==> flow/design.v <==
module PE (
    input              clk,
    input              CIM_en,
    input              STDW,  
    input              STDR,  
    input        [5:0] STD_A,  
    input        [3:0] weight_in,  
    input      [255:0] act_in,  
    output reg   [3:0] weight_out,  
    output reg  [13:0] PSUM  
);
reg  [255:0] weight;  
integer i;
always @(posedge clk) begin
    for (i = 0; i < 64; i = i+1) begin
        if (STDW && STD_A == i) begin  
            weight[4*i+3 -: 4] <= weight_in;
        end
    end
end
always@(*) begin
    weight_out = 4'b0;
    PSUM = 14'b0;
    if (STDW) begin  
    end
    else if (STDR) begin  
        weight_out = weight[4*STD_A+3 -: 4];
    end
    else begin  
        if (CIM_en) begin
            for (i = 0; i < 64; i = i+1) begin
                PSUM = PSUM + weight[4*i+3 -: 4] * act_in[4*i+3 -: 4];  
            end
        end
    end
end
endmodule
Settings: LEC_CHECK=0, CAP_MARGIN=30, CELL_PAD_IN_SITES_GLOBAL_PLACEMENT=0, CORE_ASPECT_RATIO=0.72, CORE_MARGIN=2, CORE_UTILIZATION=72, CTS_CLUSTER_SIZE=81, GPL_ROUTABILITY_DRIVEN=1, MAX_ROUTING_LAYER=met4, PLACE_DENSITY_LB_ADDON=0.01, SETUP_SLACK_MARGIN=3.05, SLEW_MARGIN=40, TNS_END_PERCENT=40; clock period 10.3 ns.
run.sh (not shown) runs the stock make flow with config.mk's settings and CLKGATE_MAP_FILE=.
The first run produced a layout that fails on setup timing.
==> next run, changes <==
- CAP_MARGIN: 30 -> 20
- CORE_ASPECT_RATIO: 0.72 -> 1.57
- CTS_CLUSTER_SIZE: 81 -> unset
- PLACE_DENSITY: unset -> 0.64
- PLACE_DENSITY_LB_ADDON: 0.01 -> unset
- SETUP_SLACK_MARGIN: 3.05 -> unset
- SLEW_MARGIN: 40 -> 20
- TNS_END_PERCENT: 40 -> unset
- clock period: 10.3 -> 13.5 ns (I/O delays scaled with it)
Effect: The changed run finished with setup timing left. Setup slack improves by 1.9 ns. Die size hardly moves.
==> next run, changes <==
- ABC_AREA: unset -> 1
- CELL_PAD_IN_SITES_GLOBAL_PLACEMENT: 0 -> unset
- CORE_ASPECT_RATIO: 1.57 -> unset
- CTS_CLUSTER_SIZE: unset -> 96
- GPL_ROUTABILITY_DRIVEN: 1 -> unset
- MAX_ROUTING_LAYER: met4 -> unset
- PLACE_DENSITY: 0.64 -> unset
- clock period: 13.5 -> 7.17 ns (I/O delays scaled with it)
Result:
- The changed run reached the layout checks and failed them: setup timing
- design area goes up by 9.4%
- hold slack is worse by 1.5 ns
- routed wire length is higher by 15%

---

RTL: the design.v shown in full above, as it stands there.
==> flow/config.mk <==
export PLATFORM = sky130hd
export DESIGN_NAME = PE
export DESIGN_NICKNAME = PE
export VERILOG_FILES = /design/flow/design.v
export SDC_FILE = /design/flow/constraint.sdc
export NUM_CORES = 4
export LEC_CHECK = 0
export CAP_MARGIN = 20
export CORE_ASPECT_RATIO = 1.42
export CORE_MARGIN = 2
export CORE_UTILIZATION = 44
export CTS_CLUSTER_DIAMETER = 100
export CTS_CLUSTER_SIZE = 15
export PLACE_DENSITY = 0.69
export SLEW_MARGIN = 20
export TNS_END_PERCENT = 15
==> flow/constraint.sdc <==
create_clock -name core_clock -period 20.0 [get_ports {clk}]
set_input_delay 4.0000 -clock core_clock [delete_from_list [all_inputs] [get_ports {clk}]]
set_output_delay 4.0000 -clock core_clock [all_outputs]
set_load 0.01 [all_outputs]
The first run passed the timing, design-rule and antenna checks.
Then changed:
- CELL_PAD_IN_SITES_DETAIL_PLACEMENT: not set -> 2
- CORE_ASPECT_RATIO: 1.42 -> 1.41
- CORE_MARGIN: 2 -> 3
- CORE_UTILIZATION: 44 -> 40
- CTS_CLUSTER_DIAMETER: 100 -> not set
- CTS_CLUSTER_SIZE: 15 -> 30
- GPL_ROUTABILITY_DRIVEN: not set -> 1
- HOLD_SLACK_MARGIN: not set -> 0.12
- MAX_ROUTING_LAYER: not set -> met4
- PLACE_DENSITY: 0.69 -> not set
- PLACE_DENSITY_LB_ADDON: not set -> 0.21
- SETUP_SLACK_MARGIN: not set -> 0.66
- SLEW_MARGIN: 20 -> 40
- TNS_END_PERCENT: 15 -> not set
Result:
- maximum frequency went down slightly
- hold slack gets better by 0.34 ns
- routed wire length went up by a quarter to a third
- core utilization went down by 3.7 points
- final area went up slightly
Then changed:
- CELL_PAD_IN_SITES_DETAIL_PLACEMENT: 2 -> not set
- CORE_ASPECT_RATIO: 1.41 -> 0.5
- CORE_MARGIN: 3 -> 2
- CTS_CLUSTER_DIAMETER: not set -> 100
- CTS_CLUSTER_SIZE: 30 -> 15
- GPL_ROUTABILITY_DRIVEN: 1 -> not set
- HOLD_SLACK_MARGIN: 0.12 -> not set
- MAX_ROUTING_LAYER: met4 -> not set
- PLACE_DENSITY_LB_ADDON: 0.21 -> 0.09
- SETUP_SLACK_MARGIN: 0.66 -> not set
- SLEW_MARGIN: 40 -> 20
- TNS_END_PERCENT: not set -> 15
Outcome: Cell area went down by 0.72%; synthesized area does not change; die area went down by 1.1%; cell count went up by 0.61%; hold slack got worse by 0.033 ns.
Then changed:
- CORE_ASPECT_RATIO: 0.5 -> 1.42
- CORE_UTILIZATION: 40 -> 44
- CTS_CLUSTER_DIAMETER: 100 -> 370
- PLACE_DENSITY: not set -> 0.69
- PLACE_DENSITY_LB_ADDON: 0.09 -> not set
=> Setup slack gets worse by 0.16 ns. Global-route usage increases by 1.3 points. Non-clock buffer count decreases by 10. Die size decreases by 9.1%. Via count increases by 2.6%. Core utilization increases by 4.1 points. Sequential cell count does not change. Maximum frequency decreases by about 0.9%. Final cell count decreases by 3.6%.
Then changed:
- CORE_ASPECT_RATIO: 1.42 -> not set
- CORE_UTILIZATION: 44 -> 40
- CTS_CLUSTER_DIAMETER: 370 -> not set
- CTS_CLUSTER_SIZE: 15 -> not set
- PLACE_DENSITY: 0.69 -> not set
- TNS_END_PERCENT: 15 -> not set
Worst setup slack improved by 0.025 ns.
Wire length rises slightly.
Design area rises slightly.
Maximum frequency is about the same.
Cell count rises by a few percent.
Synthesized area does not change.
Worst hold slack improved by 0.46 ns.

---

// PE: RTL as listed in full above, without the edits since
export LEC_CHECK = 0
export CAP_MARGIN = 40
export CORE_MARGIN = 2
export CORE_UTILIZATION = 40
export CTS_CLUSTER_SIZE = 81
export PLACE_DENSITY_LB_ADDON = 0.21
export SLEW_MARGIN = 35
create_clock -name core_clock -period 20.0 [get_ports {clk}]
Rerun with:
==> flow/config.mk (replaced) <==
export PLATFORM = sky130hd
export DESIGN_NAME = PE
export DESIGN_NICKNAME = PE
export VERILOG_FILES = /design/flow/design.v
export SDC_FILE = /design/flow/constraint.sdc
export NUM_CORES = 4
export LEC_CHECK = 0
export CAP_MARGIN = 20
export CORE_MARGIN = 2
export CORE_UTILIZATION = 45
export SLEW_MARGIN = 20
==> flow/constraint.sdc (replaced) <==
create_clock -name core_clock -period 11.7 [get_ports {clk}]
set_input_delay 2.3400 -clock core_clock [delete_from_list [all_inputs] [get_ports {clk}]]
set_output_delay 2.3400 -clock core_clock [all_outputs]
set_load 0.01 [all_outputs]
This time the run produced a layout that fails on setup timing.
Design area goes up by 7.2%.
Synthesized area stays the same.
Sequential cell count does not change.
Final cell count grows by 5.9%.
Setup slack loses 3.7 ns.
Wire length increases by 0.93%.
Critical path depth climbs by 5.

---

// PE: RTL as listed in full above, without the edits since
clock: 20.0 ns
lec_check: 0
cap_margin: 40
cell_pad_in_sites_detail_placement: 2
core_margin: 3
core_utilization: 40
cts_cluster_size: 81
place_density_lb_addon: 0.21
setup_slack_margin: 0.66
slew_margin: 35
The baseline finished with timing, DRC and antenna clean.
==> next run, changes <==
Settings changed: CAP_MARGIN 40 to 20, CELL_PAD_IN_SITES_DETAIL_PLACEMENT 2 to default, CORE_MARGIN 3 to 2, CTS_CLUSTER_SIZE 81 to default, PLACE_DENSITY_LB_ADDON 0.21 to default, SETUP_SLACK_MARGIN 0.66 to default, SLEW_MARGIN 35 to 20.
Clock period 20.0 ns to 18.6 ns, I/O delays scaled along.
Outcome: Via count drops by 8.1%; die size decreases by 1.1%; hold slack loses 0.081 ns; synthesized area is unchanged; routed wire length decreases by 24%; global-route usage falls by 6.8 points; core utilization is lower by 0.41 points; non-clock buffer count fell by 10; design area barely changes; setup slack is worse by 0.27 ns.
==> next run, changes <==
Settings changed: CORE_UTILIZATION 40 to 25.
Clock period 18.6 ns to 27.0 ns, I/O delays scaled along.
Final area went up by about 2.4%.
Synthesized cell count stays the same.
Wire length rose by about 10%.
Setup slack is better by 4.7 ns.
Cell count climbs by about 16%.
Area after synthesis stays the same.
Global-route usage went down by 8.0 points.
Count of clock-buffer cells in the layout is unchanged.

---

run A:
// PE: RTL as listed in full above, without the edits since
==> flow/config.mk <==
export PLATFORM = sky130hd
export DESIGN_NAME = PE
export DESIGN_NICKNAME = PE
export VERILOG_FILES = /design/flow/design.v
export SDC_FILE = /design/flow/constraint.sdc
export NUM_CORES = 4
export LEC_CHECK = 0
export CAP_MARGIN = 20
export CELL_PAD_IN_SITES_GLOBAL_PLACEMENT = 1
export CORE_ASPECT_RATIO = 1.57
export CORE_MARGIN = 2
export CORE_UTILIZATION = 58
export CTS_CLUSTER_SIZE = 11
export GPL_ROUTABILITY_DRIVEN = 1
export HOLD_SLACK_MARGIN = -0.09
export MAX_ROUTING_LAYER = met4
export PLACE_DENSITY_LB_ADDON = 0.19
export SLEW_MARGIN = 0
export TNS_END_PERCENT = 15
==> flow/constraint.sdc <==
create_clock -name core_clock -period 31.1 [get_ports {clk}]
set_input_delay 6.2200 -clock core_clock [delete_from_list [all_inputs] [get_ports {clk}]]
set_output_delay 6.2200 -clock core_clock [all_outputs]
set_load 0.01 [all_outputs]
diff inputs: run A => run B
Settings: removing TNS_END_PERCENT (formerly 15); removing CTS_CLUSTER_SIZE (formerly 11); removing CELL_PAD_IN_SITES_GLOBAL_PLACEMENT (formerly 1); removing HOLD_SLACK_MARGIN (formerly -0.09); removing PLACE_DENSITY_LB_ADDON (formerly 0.19); changing CORE_UTILIZATION from 58 to 72; removing GPL_ROUTABILITY_DRIVEN (formerly 1); changing SLEW_MARGIN from 0 to 20; removing CORE_ASPECT_RATIO (formerly 1.57); changing the clock period (ns, I/O delays scaled along) from 31.1 to 12.2.
## What came out
- Layout checks on run B: not met. Flow itself completed; violations: negative setup slack.
- Between run A and run B, wire length reported by the detailed router is lower for run A, run B comes in above that.
- Run B reports a higher met3 wirelength from detailed routing than run A does.
- Via count in run B is 3420 above run A.
- Run B vs. run A: count of TritonRoute iterations in the first routing pass up 1; wire length of the first global-routing pass up 1.3%.
--- input diff run B..run C ---
Settings: CORE_UTILIZATION: 72 -> 23; MAX_ROUTING_LAYER: met4 -> unset; the clock period (ns, I/O delays scaled along): 12.2 -> 22.6.
==> results <==
- Run C went all the way through the flow, and no timing, DRC or antenna check failed.
- Summary of run C over run B: fraction of area in multi-input gates shows a reduction of 0.85 points; post-route worst setup slack now sits higher; wire length of the first global-routing pass up 11%; via count fell by 10%.
Input-level comparison between run D and run C:
Settings: PLACE_DENSITY: unset -> 0.65; MAX_ROUTING_LAYER: unset -> met4; CORE_UTILIZATION: 23 -> 72; the clock period (ns, I/O delays scaled along): 22.6 -> 13.8.
### Flow results
- Layout checks on run D: not met. Flow itself completed; violations: negative setup slack.
- | cell area after placement | run D vs run C | 1.1% lower |
- Final-report setup violation count in run D vs run C: up 10
- Of run D and run C, run C shows the lower final cell utilization of the core, with run D above it.
- Against run C, the final cell area of run D is lower.
- What run C reported for global-route wire length before repair has to be multiplied by 0.900 to get the figure for run D.
- In run D relative to run C, met1 layer wirelength in the final routing had gone down by more than 10%.
- Compared with run C, run D shows a largest stage delay on the critical path that is 0.09 ns lower.
- Higher layout overhead on the synthesized area was reported by run C, not run D.
- Run D contains more vias than run C.
- When run D is set beside run C, its site row count turns out to be 73 smaller.
Input-level comparison between run E and run D:
Settings: MAX_ROUTING_LAYER: met4 -> unset; CORE_UTILIZATION: 72 -> 61; PLACE_DENSITY: 0.65 -> unset.
--- outcome ---
Nothing crashed in run E and all stages finished; the problem is that the final layout failed, the offending checks being negative setup slack.
NOTE core footprint run D->run E increased by more than 10%
Between run E and run D, post-route clock period utilization is lower for run E, run D comes in above that.
Per the comparison of run E with run D, final RePlAce weighted congestion saw a decrease; setup slack has increased; detailed-routing iteration count for the pre-antenna-repair pass shrank by 1; design area increased by about 0.8% relative to the old numbers.
Sort run E and run D by wire length of the first global-routing pass, ascending, and run E comes first.
